Design pixel_generation, start of the top module:
module pixel_generation(
    input clk,                               
    input reset,                             
    input video_on,                          
    input [9:0] x, y,    
    input KEY_UP, KEY_DOWN, KEY_LEFT, KEY_RIGHT,
    output reg [11:0] rgb                    
    );
Size in the first run: roughly 1,800 cells after synthesis, about 34 flip-flops, roughly 39 I/O pins.
Settings: LEC_CHECK=0, CAP_MARGIN=0, CELL_PAD_IN_SITES_GLOBAL_PLACEMENT=1, CORE_ASPECT_RATIO=0.52, CORE_MARGIN=7, CORE_UTILIZATION=20, CTS_CLUSTER_DIAMETER=247, GPL_TIMING_DRIVEN=0, HOLD_SLACK_MARGIN=0.18, MAX_ROUTING_LAYER=met4, MIN_ROUTING_LAYER=met1, SETUP_SLACK_MARGIN=1.52, SLEW_MARGIN=20, TNS_END_PERCENT=20; clock period 6.62 ns.
run.sh (not shown) runs the stock make flow with config.mk's settings and CLKGATE_MAP_FILE=.
Then changed:
ABC_AREA = 1   (was default)
CAP_MARGIN = 20   (was 0)
CELL_PAD_IN_SITES_GLOBAL_PLACEMENT = 0   (was 1)
CORE_ASPECT_RATIO = 0.5   (was 0.52)
CORE_UTILIZATION = 65   (was 20)
CTS_CLUSTER_SIZE = 100   (was default)
GPL_TIMING_DRIVEN = default   (was 0)
HOLD_SLACK_MARGIN = default   (was 0.18)
PLACE_DENSITY_LB_ADDON = 0.08   (was default)
SETUP_SLACK_MARGIN = 1.15   (was 1.52)
TNS_END_PERCENT = 5   (was 20)
=> Setup slack is better by 0.025 ns; via count came out lower by about 2%; count of clock-buffer cells in the layout is higher by 1; utilization is higher by 45 points; clock skew hardly moves.
Then changed:
ABC_AREA = default   (was 1)
CELL_PAD_IN_SITES_GLOBAL_PLACEMENT = default   (was 0)
CORE_ASPECT_RATIO = default   (was 0.5)
CORE_MARGIN = 2   (was 7)
CORE_UTILIZATION = 63   (was 65)
CTS_CLUSTER_SIZE = default   (was 100)
PLACE_DENSITY_LB_ADDON = default   (was 0.08)
SETUP_SLACK_MARGIN = 1.06   (was 1.15)
TNS_END_PERCENT = 70   (was 5)
clock period = 5.72 ns   (was 6.62 ns; I/O delays follow)
Outcome: Non-clock buffer count increases by 189; die size decreases by 9.8%; clock-buffer cell count decreases by 1; first-iteration DRC count increases by 11%; setup slack got worse by 0.21 ns; wire length increases by 15%.
Then changed:
CORE_MARGIN = 7   (was 2)
CTS_CLUSTER_SIZE = 100   (was default)
SETUP_SLACK_MARGIN = 0.16   (was 1.06)
TNS_END_PERCENT = 5   (was 70)
clock period = 6.62 ns   (was 5.72 ns; I/O delays follow)
The new run completed with no timing, DRC or antenna violations.
Synthesized cell count is unchanged.
Global-route usage is lower by 11 points.
Via count is lower by 5.9%.
Final cell count is lower by about 6%.
Final area is lower by 13%.

* * *

Setup of job 3872:
Starting RTL as in the previous note.
// pixel_generation
module pixel_generation(
    input clk,                               
    input reset,                             
    input video_on,                          
    input [9:0] x, y,    
    input KEY_UP, KEY_DOWN, KEY_LEFT, KEY_RIGHT,
    output reg [11:0] rgb                    
    );
export LEC_CHECK = 0
export ABC_AREA = 1
export CAP_MARGIN = 0
export CELL_PAD_IN_SITES_GLOBAL_PLACEMENT = 1
export CORE_ASPECT_RATIO = 0.52
export CORE_MARGIN = 5
export CORE_UTILIZATION = 20
export CTS_CLUSTER_DIAMETER = 269
export GPL_TIMING_DRIVEN = 0
export HOLD_SLACK_MARGIN = 0.18
export MAX_ROUTING_LAYER = met4
export MIN_ROUTING_LAYER = met2
export SETUP_SLACK_MARGIN = 1.91
export SLEW_MARGIN = 20
export TNS_END_PERCENT = 100
create_clock -name core_clock -period 6.62 [get_ports {clk}]
Job 3872 terminated abnormally: global routing reported GRT-0116.
#### Input delta (job 1431 over job 3872)
# job 3872
export LEC_CHECK = 0
export ABC_AREA = 1
export CAP_MARGIN = 0
export CELL_PAD_IN_SITES_GLOBAL_PLACEMENT = 1
export CORE_ASPECT_RATIO = 0.52
export CORE_MARGIN = 5
export CORE_UTILIZATION = 20
export CTS_CLUSTER_DIAMETER = 269
export GPL_TIMING_DRIVEN = 0
export HOLD_SLACK_MARGIN = 0.18
export MAX_ROUTING_LAYER = met4
export MIN_ROUTING_LAYER = met2
export SETUP_SLACK_MARGIN = 1.91
export SLEW_MARGIN = 20
export TNS_END_PERCENT = 100
create_clock -name core_clock -period 6.62 [get_ports {clk}]
# job 1431
export LEC_CHECK = 0
export ABC_AREA = 1
export CAP_MARGIN = 20
export CELL_PAD_IN_SITES_GLOBAL_PLACEMENT = 2
export CORE_ASPECT_RATIO = 1.93
export CORE_MARGIN = 7
export CORE_UTILIZATION = 43
export CTS_CLUSTER_DIAMETER = 247
export CTS_CLUSTER_SIZE = 100
export MAX_ROUTING_LAYER = met4
export MIN_ROUTING_LAYER = met1
export PLACE_DENSITY_LB_ADDON = 0.08
export SETUP_SLACK_MARGIN = 1.15
export SLEW_MARGIN = 20
export TNS_END_PERCENT = 5
create_clock -name core_clock -period 6.62 [get_ports {clk}]
==> results <==
Job 1431: no failed stages, no open violations at the end. Between job 1431 and job 3872, it is job 1431 whose post-CTS resize count is lower, by about 70%. Number of core rows: job 1431 vs job 3872 up 19. Reported for job 1431 and job 3872, number of library cell types mapped by synthesis turned out identical to the last digit. Summary: with job 3872 as the reference, post-detailed-placement cell area in job 1431 moved down by a few percent. Against job 3872, job 1431 reports a width of the die that is lower. Looking at core footprint across job 1431 and job 3872, the one that comes out higher is job 3872. Of job 1431 and job 3872, job 3872 shows the lower placer congestion estimate, with job 1431 above it. Re placed wire-length estimate: job 3872 was higher than job 1431. Min total placed cells including tap cells across job 1431 and job 3872: job 1431. Relative to job 3872, the pre-CTS setup slack of job 1431 is higher by 1.30 ns. What job 3872 reported for total die size has to be multiplied by 0.51 to get the figure for job 1431.
--- input diff job 1431..job 4197 ---
# job 1431
export LEC_CHECK = 0
export ABC_AREA = 1
export CAP_MARGIN = 20
export CELL_PAD_IN_SITES_GLOBAL_PLACEMENT = 2
export CORE_ASPECT_RATIO = 1.93
export CORE_MARGIN = 7
export CORE_UTILIZATION = 43
export CTS_CLUSTER_DIAMETER = 247
export CTS_CLUSTER_SIZE = 100
export MAX_ROUTING_LAYER = met4
export MIN_ROUTING_LAYER = met1
export PLACE_DENSITY_LB_ADDON = 0.08
export SETUP_SLACK_MARGIN = 1.15
export SLEW_MARGIN = 20
export TNS_END_PERCENT = 5
create_clock -name core_clock -period 6.62 [get_ports {clk}]
# job 4197
export LEC_CHECK = 0
export CAP_MARGIN = 20
export CELL_PAD_IN_SITES_GLOBAL_PLACEMENT = 1
export CORE_ASPECT_RATIO = 1.91
export CORE_MARGIN = 7
export CORE_UTILIZATION = 20
export CTS_CLUSTER_DIAMETER = 247
export GPL_TIMING_DRIVEN = 0
export MAX_ROUTING_LAYER = met4
export MIN_ROUTING_LAYER = met1
export SETUP_SLACK_MARGIN = 1.52
export SLEW_MARGIN = 20
export TNS_END_PERCENT = 20
create_clock -name core_clock -period 6.62 [get_ports {clk}]
Findings:
- Job 4197 vs job 1431: combinational fraction of the cell area down
- Taking job 1431 as the reference, in job 4197 wire length increased 28%, detail-routed via count per cell increased 0.33%, number of different library cells in the post-synthesis netlist increased 44.
- Compared with job 1431, job 4197 ends up with a larger final cell area.
- Compare job 4197 and job 1431 | die area lower: job 1431
- Job 4197 ends up with a multi-input logic area that is about 11% higher than in job 1431.
- Across both runs, worst-case headroom to the max-slew limit was lower for job 4197 than for job 1431.
- Compared to job 1431, job 4197 has multiplexer share of the synthesized area 2.1 points higher.
The inputs of job 1740 differ from those of job 4197 as listed below.
# job 4197
export LEC_CHECK = 0
export CAP_MARGIN = 20
export CELL_PAD_IN_SITES_GLOBAL_PLACEMENT = 1
export CORE_ASPECT_RATIO = 1.91
export CORE_MARGIN = 7
export CORE_UTILIZATION = 20
export CTS_CLUSTER_DIAMETER = 247
export GPL_TIMING_DRIVEN = 0
export MAX_ROUTING_LAYER = met4
export MIN_ROUTING_LAYER = met1
export SETUP_SLACK_MARGIN = 1.52
export SLEW_MARGIN = 20
export TNS_END_PERCENT = 20
create_clock -name core_clock -period 6.62 [get_ports {clk}]
# job 1740
export LEC_CHECK = 0
export CAP_MARGIN = 20
export CORE_MARGIN = 2
export CORE_UTILIZATION = 66
export MAX_ROUTING_LAYER = met4
export SLEW_MARGIN = 20
create_clock -name core_clock -period 9.58 [get_ports {clk}]
==> results <==
- Diff job 4197 and job 1740: utilization lower in job 4197
- Critical path required time: lower on job 4197
- Changes observed in job 1740 relative to job 4197: first-iteration DRC count increased by about 130% relative to the old numbers, weighted congestion at the end of routability-driven global placement saw an increase, non-clock buffer count moved down.
- Job 1740 against job 4197: arrival time of data at the critical path endpoint went up; total core area went down.

* * *

pixel_generation again, from the RTL that the note above started with.
Settings: LEC_CHECK=0, CAP_MARGIN=15, CELL_PAD_IN_SITES_GLOBAL_PLACEMENT=1, CORE_ASPECT_RATIO=0.91, CORE_MARGIN=2, CORE_UTILIZATION=40, CTS_CLUSTER_DIAMETER=270, CTS_CLUSTER_SIZE=44, HOLD_SLACK_MARGIN=-0.01, PLACE_DENSITY_LB_ADDON=0.13, SETUP_SLACK_MARGIN=-0.73, SLEW_MARGIN=20, TNS_END_PERCENT=55; clock period 9.57 ns.
Next try:
==> flow/config.mk (replaced) <==
export PLATFORM = sky130hd
export DESIGN_NAME = pixel_generation
export DESIGN_NICKNAME = pixel_generation
export VERILOG_FILES = /design/flow/design.v
export SDC_FILE = /design/flow/constraint.sdc
export NUM_CORES = 4
export LEC_CHECK = 0
export CAP_MARGIN = 20
export CORE_MARGIN = 2
export CORE_UTILIZATION = 58
export SLEW_MARGIN = 20
==> flow/constraint.sdc (replaced) <==
create_clock -name core_clock -period 8.23 [get_ports {clk}]
set_input_delay 1.6460 -clock core_clock [delete_from_list [all_inputs] [get_ports {clk}]]
set_output_delay 1.6460 -clock core_clock [all_outputs]
set_load 0.01 [all_outputs]
After rerunning: Flip-flop count is unchanged; worst setup slack got worse by 83 ps; global-route usage goes up by 11 points; sequential share of layout area hardly moves; die size goes down by 30%; via count goes up by 4.4%.

* * *

## the previous run
Starting RTL as in the previous note.
// pixel_generation
module pixel_generation(
    input clk,                               
    input reset,                             
    input video_on,                          
    input [9:0] x, y,    
    input KEY_UP, KEY_DOWN, KEY_LEFT, KEY_RIGHT,
    output reg [11:0] rgb                    
    );
clock: 6.62 ns
lec_check: 0
cap_margin: 20
core_margin: 7
core_utilization: 63
cts_cluster_diameter: 247
max_routing_layer: met4
min_routing_layer: met1
setup_slack_margin: 1.52
slew_margin: 20
tns_end_percent: 70
Here is what was changed in the inputs of the current run compared with the previous run.
# the previous run
export LEC_CHECK = 0
export CAP_MARGIN = 20
export CORE_MARGIN = 7
export CORE_UTILIZATION = 63
export CTS_CLUSTER_DIAMETER = 247
export MAX_ROUTING_LAYER = met4
export MIN_ROUTING_LAYER = met1
export SETUP_SLACK_MARGIN = 1.52
export SLEW_MARGIN = 20
export TNS_END_PERCENT = 70
create_clock -name core_clock -period 6.62 [get_ports {clk}]
# the current run
export LEC_CHECK = 0
export CAP_MARGIN = 20
export CORE_MARGIN = 2
export CORE_UTILIZATION = 63
export CTS_CLUSTER_DIAMETER = 247
export MAX_ROUTING_LAYER = met4
export MIN_ROUTING_LAYER = met1
export SETUP_SLACK_MARGIN = -0.04
export SLEW_MARGIN = 20
export TNS_END_PERCENT = 70
create_clock -name core_clock -period 4.84 [get_ports {clk}]
--- outcome ---
Setup slack: the current run less than the previous run. The count of plain and timing-repair buffers in the current run was higher than what the previous run gave. For the met3 track demand over resource, the current run came in 1.1 points higher than the previous run did. In the current run the final standard cell area without fillers turned out 8.2% higher than in the previous run. Status for the previous run and the current run: clean finish in the previous run only. What the final checks of the current run revealed, after a flow that finished every stage, was a layout that fails on setup timing.

* * *

== main ==
pixel_generation again, from the RTL that the note above started with.
Settings: LEC_CHECK=0, CAP_MARGIN=20, CORE_MARGIN=2, CORE_UTILIZATION=72, CTS_CLUSTER_DIAMETER=357, CTS_CLUSTER_SIZE=37, PLACE_DENSITY_LB_ADDON=0.0, SETUP_SLACK_MARGIN=0.49, SLEW_MARGIN=20, TNS_END_PERCENT=5; clock period 5.57 ns.
main did not make it past 5_1_grt, where a tool error ended it.
## Diff of input files: the feature branch against main
==> flow/config.mk <==
export PLATFORM = sky130hd
export DESIGN_NAME = pixel_generation
export DESIGN_NICKNAME = pixel_generation
export VERILOG_FILES = /design/flow/design.v
export SDC_FILE = /design/flow/constraint.sdc
export NUM_CORES = 4
export LEC_CHECK = 0
export CAP_MARGIN = 20
export CORE_MARGIN = 2
export CORE_UTILIZATION = 60
export SLEW_MARGIN = 20
==> flow/constraint.sdc <==
create_clock -name core_clock -period 5.0 [get_ports {clk}]
set_input_delay 1.0000 -clock core_clock [delete_from_list [all_inputs] [get_ports {clk}]]
set_output_delay 1.0000 -clock core_clock [all_outputs]
set_load 0.01 [all_outputs]
Final checks on the feature branch, whose flow otherwise completed, came back failing, citing setup timing.
Count of buffers added by post-CTS timing repair for setup on the feature branch is down relative to main.
As far as total of buffers placed on input and output ports goes, the feature branch and main are indistinguishable; the numbers are identical.
Cell count in the Yosys report: the feature branch vs main identical
From main to the feature branch the numbers moved as follows: share of flip-flops with an asynchronous set or reset was more or less identical, die size went up by 19%, core utilization before placement has decreased.
The final reports for the feature branch and main show placeable core region higher in the former.

* * *

Starting RTL as in the previous note.
clock: 4.52 ns
lec_check: 0
abc_area: 1
cap_margin: 15
core_aspect_ratio: 1.39
core_margin: 2
core_utilization: 72
cts_cluster_diameter: 391
cts_cluster_size: 10
hold_slack_margin: 0.29
slew_margin: 20
tns_end_percent: 10
The starting point aborted during global routing (5_1_grt), error GRT-0116.
Change:
- CTS_CLUSTER_DIAMETER: 391 -> 393
- HOLD_SLACK_MARGIN: 0.29 -> not set
- PLACE_DENSITY: not set -> 0.39
Outcome: The new run did not get past global routing (5_1_grt); synthesized cell count stays the same; area after synthesis is unchanged; die size does not change.
Change:
- ABC_AREA: 1 -> not set
- CAP_MARGIN: 15 -> 20
- CORE_ASPECT_RATIO: 1.39 -> not set
- CORE_UTILIZATION: 72 -> 68
- CTS_CLUSTER_DIAMETER: 393 -> not set
- CTS_CLUSTER_SIZE: 10 -> 21
- PLACE_DENSITY: 0.39 -> not set
- TNS_END_PERCENT: 10 -> not set
- clock period: 4.52 -> 4.89 ns (I/O delays scaled with it)
This time the run ran to the end with violations: setup timing.
Synthesized cell count drops by 22%.
Die size increases by 7.6%.
Area after synthesis goes up by 1.9%.
Change:
- CORE_UTILIZATION: 68 -> 29
- CTS_CLUSTER_SIZE: 21 -> not set
- clock period: 4.89 -> 14.6 ns (I/O delays scaled with it)
Outcome: The changed run produced a clean layout. Wire length came out lower by 3.0%. Synthesized cell count stays the same. Worst hold slack is worse by 0.0091 ns. Non-clock buffer count came out lower by 274. Clock skew came out lower by 0.0053 ns. Setup slack is better by 4.1 ns. Utilization came out lower by 56 points.
Change:
- CORE_UTILIZATION: 29 -> 66
- clock period: 14.6 -> 8.18 ns (I/O delays scaled with it)
Effect: Wire length falls by a little under a tenth; synthesized cell count is unchanged; critical path depth stays the same; flip-flop count stays the same; cell area is lower by a few percent; utilization rises by 39 points.
Change:
- CORE_UTILIZATION: 66 -> 57
- clock period: 8.18 -> 8.35 ns (I/O delays scaled with it)
What happened: The new run completed with no timing, DRC or antenna violations; worst setup slack improved by 0.22 ns; utilization went down by 9.3 points; non-clock buffer count went up by 10; final area went up by 1.1%; clock-buffer cell count went up by 2; global-route usage went down by 5.8 points; worst hold slack improved by 0.0084 ns; sequential cell count is unchanged; wire length went up by 4.4%.
